==> 02-15 <==
==> flow/design.v (excerpt) <==
module calculator #(parameter BCDdigits = 2,parameter cols_count=4,parameter rows_count=4)(
                                                                                          input clk,rst,start,
                                                                                          output [cols_count-1:0] cols,
                                                                                          input [rows_count-1:0] rows,
                                                                                          output reg [7:0] digit1,digit2,digit3,digit4,
                                                                                          output reg sign);
clock: 140.0 ns
lec_check: 0
abc_area: 0
cap_margin: 5
cell_pad_in_sites_global_placement: 1
core_aspect_ratio: 1.14
core_margin: 2
core_utilization: 36
cts_cluster_diameter: 235
cts_cluster_size: 63
gpl_routability_driven: 1
slew_margin: 25
run.sh (not shown) runs the stock make flow with config.mk's settings and CLKGATE_MAP_FILE=.
==> 03-22 (differences from 02-15) <==
==> flow/config.mk (replaced) <==
export PLATFORM = sky130hd
export DESIGN_NAME = calculator
export DESIGN_NICKNAME = calculator
export VERILOG_FILES = /design/flow/design.v
export SDC_FILE = /design/flow/constraint.sdc
export NUM_CORES = 4
export LEC_CHECK = 0
export ABC_AREA = 0
export CAP_MARGIN = 15
export CORE_ASPECT_RATIO = 1.14
export CORE_MARGIN = 2
export CORE_UTILIZATION = 65
export CTS_CLUSTER_SIZE = 63
export SLEW_MARGIN = 25
==> flow/constraint.sdc (replaced) <==
create_clock -name core_clock -period 80.0 [get_ports {clk}]
set_input_delay 16.0000 -clock core_clock [delete_from_list [all_inputs] [get_ports {clk}]]
set_output_delay 16.0000 -clock core_clock [all_outputs]
set_load 0.01 [all_outputs]
==> notes <==
In 03-22 the sequential share of layout area is lower than in 02-15, by 0.57 points. Of 03-22 and 02-15, 02-15 has the higher hold slack (gap 0.013 ns). Sequential cell count is the same in 03-22 and 02-15. Design area: 02-15 is smaller than 03-22 (about 8%). In clock-buffer cell count, 03-22 and 02-15 do not differ. Of 03-22 and 02-15, 03-22 has the higher first-iteration DRC count (gap 31%, measured against 02-15). In synthesized area, 03-22 and 02-15 do not differ. Of 03-22 and 02-15, 03-22 has the higher critical path depth (gap 11).


==> inputs of run a <==
==> flow/design.v <==
module keypad_encoder_4x4(input [7:0]data,output reg [3:0] encode_data);
  always @(data) begin
    case(data)
      8'h81: encode_data = 4'd0;
      8'h82: encode_data = 4'd1;
      8'h84: encode_data = 4'd2;
      8'h88: encode_data = 4'd3;
      8'h41: encode_data = 4'd4;
      8'h42: encode_data = 4'd5;
      8'h44: encode_data = 4'd6;
      8'h48: encode_data = 4'd7;
      8'h21: encode_data = 4'd8;
      8'h22: encode_data = 4'd9;
      8'h24: encode_data = 4'd10;
      8'h28: encode_data = 4'd11;
      8'h11: encode_data = 4'd12;
      8'h12: encode_data = 4'd13;
      8'h14: encode_data = 4'd14;
      8'h18: encode_data = 4'd15;
      default: encode_data = 4'd0;
  endcase
 end
endmodule
module keypad_scanner #(parameter rows_count=4, 
                        parameter cols_count=4)(input clk, rst, start, input [rows_count-1:0] rows, input ack, 
                                                output reg[cols_count-1:0] cols,output reg[cols_count+rows_count-1:0] data, output reg done);
  typedef enum {scan_rows, detect_row, wait_key_release} States_e;
  States_e state,nextState;
  always_ff @(posedge clk) begin: rst_clk_blk
    if(!rst) begin
      state <= scan_rows;
    end
    else
      state <= nextState;
  end:rst_clk_blk
  always_ff @(posedge clk) begin: Scanning
   if (!rst) begin 
      cols <= '0;
      cols[0] <= 1; 
   end
   else begin
   if(start == 1) begin:start_fsm
    case(state) 
      scan_rows: begin
                     if(rows == 0) begin
                       cols <= {cols[cols_count-2:0],cols[cols_count-1]}; 
                     end
      end
 endcase
   end
  end
  end:Scanning
  always_comb begin
     case(state) 
      scan_rows: begin 
                   data = '0;
                   done = 0;
                 end
      detect_row: begin 
                    if (ack == 0) begin data = {rows,cols};
                                        done = 1;
                                  end
                    else begin data = 0;
                               done = 0;
                  end
                end            
      wait_key_release: begin 
                   data = 0;
                   done = 0;
                 end  
      default: begin 
                   data = 0;
                   done = 0;
                 end  
    endcase
  end
  always_comb begin: state_change
   case(state) 
     scan_rows: begin
                 if(rows != 0 )
                      nextState = detect_row;
                 else
                      nextState = scan_rows;
     end
     detect_row: if(ack == 1) begin
                    nextState = wait_key_release;
                 end
                 else nextState = detect_row;
     wait_key_release: if(rows != 0) nextState = wait_key_release;
                       else          nextState = scan_rows;
     default: nextState = scan_rows;
   endcase
  end:state_change
endmodule
module keypad_controller #(parameter cols_count=4,parameter rows_count=4)(
                           input clk, rst, enable, ack,
                           output [cols_count-1:0] cols,
                           input [rows_count-1:0]rows,
                           output reg [3:0] encode_data,
                           output reg done);
  wire [cols_count+rows_count-1:0] data;
  keypad_scanner kpad_scanner(.clk(clk), .rst(rst), .start(enable), .rows(rows),.cols(cols),.data(data),.ack(ack),.done(done));
  keypad_encoder_4x4 kpad_encode(.data(data),.encode_data(encode_data));
endmodule
module alu #(parameter BCDdigits=2)(           input [3:0]operator,
					       input bit op1_sign,
					       input bit op2_sign,
                                               input [BCDdigits*4-1:0] operand1,operand2,
                                               output reg [BCDdigits*4*2-1:0]result,
                                               output reg sign);
  parameter plus     = 4'd10;
  parameter subtract = 4'd11;
  parameter mul      = 4'd12;
  parameter div      = 4'd13;
  always_comb begin
     sign = 0;
     case(operator) 
        plus: begin
             if(op1_sign == 0 && op2_sign == 0) begin
	     result =  operand1 + operand2;
             sign = 0;
	     end
	     else if(op1_sign == 0 && op2_sign == 1) begin
	     result =  operand1 - operand2;
             sign = 0;
	     end
	     else if(op1_sign == 1 && op2_sign == 0) begin
	       if (operand1 < operand2) begin
	         result =  operand2 - operand1;
                 sign = 0;
	       end
	       else begin
	         result = operand1 - operand2;
	         sign = 1;
	       end
	       end
	     else begin
	     result =  operand1 + operand2;
             sign = 1;
	     end
            end
        subtract: begin
             if(op1_sign == 0 && op2_sign == 0) begin
	      if (operand1 < operand2) begin
               result = operand2 - operand1;
               sign = 1;
             end
             else begin
               result = operand1 - operand2;
               sign = 0;
             end
             end
            else if(op1_sign == 1 && op2_sign == 1) begin
	      if (operand1 < operand2) begin
               result = operand2 - operand1;
               sign = 0;
             end
             else begin
               result = operand1 - operand2;
               sign = 1;
             end
             end
            else if(op1_sign == 0 && op2_sign == 1) begin
	       result = operand1 + operand2;
               sign = 0;
            end
            else begin
	       result = operand1 + operand2;
               sign = 1;
             end
            end
        mul: begin
             if(op1_sign == 0 && op2_sign == 0) begin
	      result =  operand1 * operand2;
              sign = 0;
	     end
	     else if(op1_sign == 0 && op2_sign == 1) begin
	     result =  operand1 * operand2;
             sign = 1;
	     end
	     else if(op1_sign == 1 && op2_sign == 0) begin
	     result =  operand1 * operand2;
             sign = 1;
	     end
	     else begin
	     result =  operand1 * operand2;
             sign = 0;
	     end
            end
        div: begin
               if(operand2 == 0) result = 0;      
               else  begin
             if(op1_sign == 0 && op2_sign == 0) begin
	      result =  operand1 / operand2;
              sign = 0;
	     end
	     else if(op1_sign == 0 && op2_sign == 1) begin
	     result =  operand1 / operand2;
             sign = 1;
	     end
	     else if(op1_sign == 1 && op2_sign == 0) begin
	     result =  operand1 / operand2;
             sign = 1;
	     end
	     else begin
	     result =  operand1 / operand2;
             sign = 0;
	     end
	       end
            end
        default: begin 
	          result = 0;
		  sign = 0;
		 end
      endcase
  end
endmodule
module BCD2binary #(parameter BCDdigits = 4)(input [BCDdigits*4-1:0] bcd,
                                             output reg [BCDdigits*4-1:0] binary);
 always @(bcd)begin
    binary = bcd[15:12]* 10'd1000 + bcd[11:8] * 8'd100 +bcd[7:4] * 8'd10 + bcd[3:0]; 
 end
endmodule
module binary2BCD(input [15:0] binary,
                  output reg [15:0] bcd);
  reg[3:0] digit1,digit2,digit3,digit4;
  integer counter;
  always @(binary) begin
      digit1 = 0;
      digit2 = 0;
      digit3 = 0;
      digit4 = 0;
      counter = 0;
   if(binary <= 16'h270f) begin   
    for (counter = 15; counter >= 0; counter = counter - 1) begin
      if(digit2 >= 5)  digit2 = digit2 + 3;
      if(digit3 >= 5)  digit3 = digit3 + 3;
      if(digit4 >= 5)  digit4 = digit4 + 3;
      digit1 = digit1 << 1;
      digit1[0] = digit2[3];
      digit2 = digit2 << 1;
      digit2[0] = digit3[3];
      digit3 = digit3 << 1;
      digit3[0] = digit4[3];
      digit4 = digit4 << 1;
      digit4[0] = binary[counter];  
    end
   bcd = {digit1,digit2,digit3,digit4};
  end
  else begin
    bcd = {4'h0,4'ha,4'hb,4'hb};
  end
  end
endmodule
`timescale 1 ns / 1 ns
module control_logic #(parameter BCDdigits=2)(input [3:0] data,
                                            input clk, rst, done,
                                            output reg ack,
                                            output reg [BCDdigits*4*2-1:0] display,
                                            output reg sign);
  typedef enum {start, receiveBCDdigits_set1, receiveOperation, receiveBCDdigits_set2, compute_and_continue, ack_BCDdigits_set1, ack_BCDdigits_set2, ack_operation} States_e;
  States_e state,nextState;
  reg [BCDdigits*4-1:0] operand1,operand2;
  reg [3:0] operator;
  reg op1_sign;
  wire [BCDdigits*4*2-1:0] op_bin1,op_bin2;
  wire [BCDdigits*4*2-1:0] op;
  wire op2_sign,alu_sign;
  reg [15:0] alu_op1,alu_op2;    
  reg [31:0] alu_result;
  reg [15:0] condt_result;
  assign condt_result = (alu_result > 32'd9999) ? '1:alu_result[15:0];
  assign op2_sign = '0;
  alu#(.BCDdigits(4)) alu(.operator(operator),.operand1(op_bin1),.operand2(op_bin2),.result(alu_result),.sign(alu_sign),.op1_sign(op1_sign),.op2_sign(op2_sign));  
  BCD2binary bb1(.bcd(alu_op1),.binary(op_bin1));
  BCD2binary bb2(.bcd(alu_op2),.binary(op_bin2));
  binary2BCD b2b(.binary(condt_result),.bcd(op));
  always_ff @(posedge clk) begin: rst_clk_blk
    if(!rst) begin
     state <= start;
    end
    else
      state <= nextState;
  end:rst_clk_blk
 always @(posedge clk) begin:fsm_logic
      case(state)
        start:   begin  ack <= '0;
                   operand1 <= '0;
                   operand2 <= '0;
                   operator <= '0;
                   alu_op1  <= '0;
                   alu_op2  <= '0; 
                   op1_sign <= '0;
                 end
        receiveBCDdigits_set1: begin 
                            ack <= 1;
                            if(data <= 4'd9) begin   
                              operand1 <= {operand1[BCDdigits*4-4-1:0],data};   
                            end
                            sign <= 0;
                           end
        ack_BCDdigits_set1: 
                            begin 
                               ack <= 0;
                               alu_op1 <= operand1;
                               display <= operand1;
                            end
        receiveOperation: begin
                           ack <= 1;
                           operator <= data[3:0];   
                          end
        ack_operation: 
                       begin 
                          ack <= 0;
                       end
        receiveBCDdigits_set2: begin 
                           ack <= 1;
                             operand2 <= {operand2[BCDdigits*4-4-1:0],data};   
                           sign <= 0;
                         end
        ack_BCDdigits_set2: 
                            begin
                              ack <= 0;
			      sign <= 0;
                              display <= operand2;
                              alu_op2 <= operand2;
                            end
        compute_and_continue: begin 
                         ack <= 1;
                         if(data >=4'd9) begin   
                           if(op != 16'habb) alu_op1 <= op;
                           else alu_op1 <= 0;
                           op1_sign <= alu_sign;
                           operand2 <= '0;
                           alu_op2 <= '0;
                           operator <= data[3:0];
                           display <= op; 
			   sign <= alu_sign;
                         end
                   end
        endcase
  end:fsm_logic
  always_comb begin: always_comb_nextstate
    case(state)
         start:           if(done == 1) nextState = receiveBCDdigits_set1;
                          else nextState = start;
        receiveBCDdigits_set1: 
                          if (done == 1) nextState = ack_BCDdigits_set1;
                          else nextState = receiveBCDdigits_set1;
        ack_BCDdigits_set1: 
                         if(done == 1 && data <= 4'd9) 
                           nextState = receiveBCDdigits_set1;
                         else if (done == 1 && data <=4'd13) 
                           nextState = receiveOperation;
                         else if(done ==1)
                           nextState = start;
                         else nextState = ack_BCDdigits_set1;
        receiveOperation:
                          if(done == 1) nextState = ack_operation;
                          else nextState = receiveOperation;
        ack_operation: 
                     if(done==1)
                       nextState = receiveBCDdigits_set2;
                     else nextState = ack_operation;
        receiveBCDdigits_set2:
                          if (done == 1) nextState = ack_BCDdigits_set2;
                          else nextState = receiveBCDdigits_set2;
        ack_BCDdigits_set2:
                         if(done == 1 && data <= 4'd9) 
                           nextState = receiveBCDdigits_set2;
                         else if (done == 1 && data <= 4'd14) 
                           nextState = compute_and_continue;
                         else if(done ==1)
                           nextState = start;
                         else nextState = ack_BCDdigits_set2;
        compute_and_continue: if (data <= 4'd13)
                           nextState = ack_operation;
                         else if (done == 1)
                           nextState = start;
                         else nextState = compute_and_continue;
        default : nextState = start;       
        endcase
  end: always_comb_nextstate
endmodule
module BCD2seg7 (input [3:0] bcd,
                 output reg [7:0]leds);
	always @(bcd)
		case (bcd)      
			4'h0: leds = 8'b0111_1110;
	   		4'h1: leds = 8'b0011_0000;
			4'h2: leds = 8'b0110_1101;
			4'h3: leds = 8'b0111_1001;
			4'h4: leds = 8'b0011_0011;
			4'h5: leds = 8'b0101_1011;
			4'h6: leds = 8'b0101_1111;
			4'h7: leds = 8'b0111_0000;
			4'h8: leds = 8'b0111_1111;
			4'h9: leds = 8'b0111_1011;
			4'ha: leds = 8'b0100_1111;   
			4'hb: leds = 8'b0000_0101;   
			default: leds = 8'b0000_0000;
		endcase
endmodule
module display #(parameter BCDdigits = 2)(input [BCDdigits*4*2-1:0] display_data,
                                          output wire [7:0]seven_seg_data1,seven_seg_data2,seven_seg_data3,seven_seg_data4);
 BCD2seg7 disp1(.bcd(display_data[15:12]),.leds(seven_seg_data1));
 BCD2seg7 disp2(.bcd(display_data[11:8]),.leds(seven_seg_data2));
 BCD2seg7 disp3(.bcd(display_data[7:4]),.leds(seven_seg_data3));
 BCD2seg7 disp4(.bcd(display_data[3:0]),.leds(seven_seg_data4));
endmodule
`timescale 1 ns / 1 ns
module calculator #(parameter BCDdigits = 2,parameter cols_count=4,parameter rows_count=4)(
                                                                                          input clk,rst,start,
                                                                                          output [cols_count-1:0] cols,
                                                                                          input [rows_count-1:0] rows,
                                                                                          output reg [7:0] digit1,digit2,digit3,digit4,
                                                                                          output reg sign);
  wire [BCDdigits*4*2-1:0] display;
  wire [3:0]encode_data;
  wire done,ack;
  keypad_controller kpad_controller(.clk(clk), .rst(rst), .enable(start), .ack(ack),.cols(cols),.rows(rows),.encode_data(encode_data),.done(done));
  control_logic control_logic(.data(encode_data), .clk(clk), .rst(rst), .done(done), .ack(ack), .display(display),.sign(sign));
  display disp(.display_data(display[15:0]),.seven_seg_data1(digit1),.seven_seg_data2(digit2),.seven_seg_data3(digit3),.seven_seg_data4(digit4));
 endmodule
==> flow/run.sh <==
#!/bin/bash
# the make line also repeats each setting of config.mk as NAME=value (left out here)
make -C /OpenROAD-flow-scripts/flow DESIGN_CONFIG=/design/flow/config.mk WORK_HOME=/design/flow/orfs CLKGATE_MAP_FILE= finish
==> flow/config.mk <==
export PLATFORM = sky130hd
export DESIGN_NAME = calculator
export DESIGN_NICKNAME = calculator
export VERILOG_FILES = /design/flow/design.v
export SDC_FILE = /design/flow/constraint.sdc
export NUM_CORES = 4
export LEC_CHECK = 0
export ABC_AREA = 0
export CAP_MARGIN = 35
export CORE_ASPECT_RATIO = 0.53
export CORE_MARGIN = 2
export CORE_UTILIZATION = 50
export CTS_CLUSTER_SIZE = 32
export HOLD_SLACK_MARGIN = -0.09
export PLACE_DENSITY = 0.66
export SLEW_MARGIN = 25
==> flow/constraint.sdc <==
create_clock -name core_clock -period 87.7 [get_ports {clk}]
set_input_delay 17.5400 -clock core_clock [delete_from_list [all_inputs] [get_ports {clk}]]
set_output_delay 17.5400 -clock core_clock [all_outputs]
set_load 0.01 [all_outputs]
==> inputs of run b, as changes to run a <==
- ABC_AREA: 0 -> not set
- CAP_MARGIN: 35 -> 20
- CORE_ASPECT_RATIO: 0.53 -> not set
- CORE_UTILIZATION: 50 -> 58
- CTS_CLUSTER_SIZE: 32 -> not set
- HOLD_SLACK_MARGIN: -0.09 -> not set
- PLACE_DENSITY: 0.66 -> not set
- SLEW_MARGIN: 25 -> 20
==> flow/constraint.sdc (replaced) <==
create_clock -name core_clock -period 68.8 [get_ports {clk}]
set_input_delay 13.7600 -clock core_clock [delete_from_list [all_inputs] [get_ports {clk}]]
set_output_delay 13.7600 -clock core_clock [all_outputs]
set_load 0.01 [all_outputs]
==> qor summary <==
Result of the run: run a timing/DRC/antenna clean; run b finished with violations
Reasons for failing layout checks: run a -; run b negative setup slack
Maximum clock frequency: run a 0.0121 GHz; run b 0.0130 GHz
Fillers: run a 6797; run b 3120
Final wirelength: run a 117 mm; run b 172 mm
First drt pass iteration count: run a 6; run b 15
Wire length of the first global-routing pass: run a 184 mm; run b 226 mm
Combinational share of cell area: run a 81.7%; run b 64.0%
Final non-clock buffer share: run a 4.36%; run b 26.2%
Total area of multi-input combinational cells: run a 0.0327 mm^2; run b 0.0356 mm^2
Count of final setup violators: run a 0; run b 60
Violation count after the first detailed-routing iteration: run a 4306; run b 7083
Busiest metal layer after global routing: run a met1; run b met2
Met1 usage: run a 49.3%; run b 50.5%
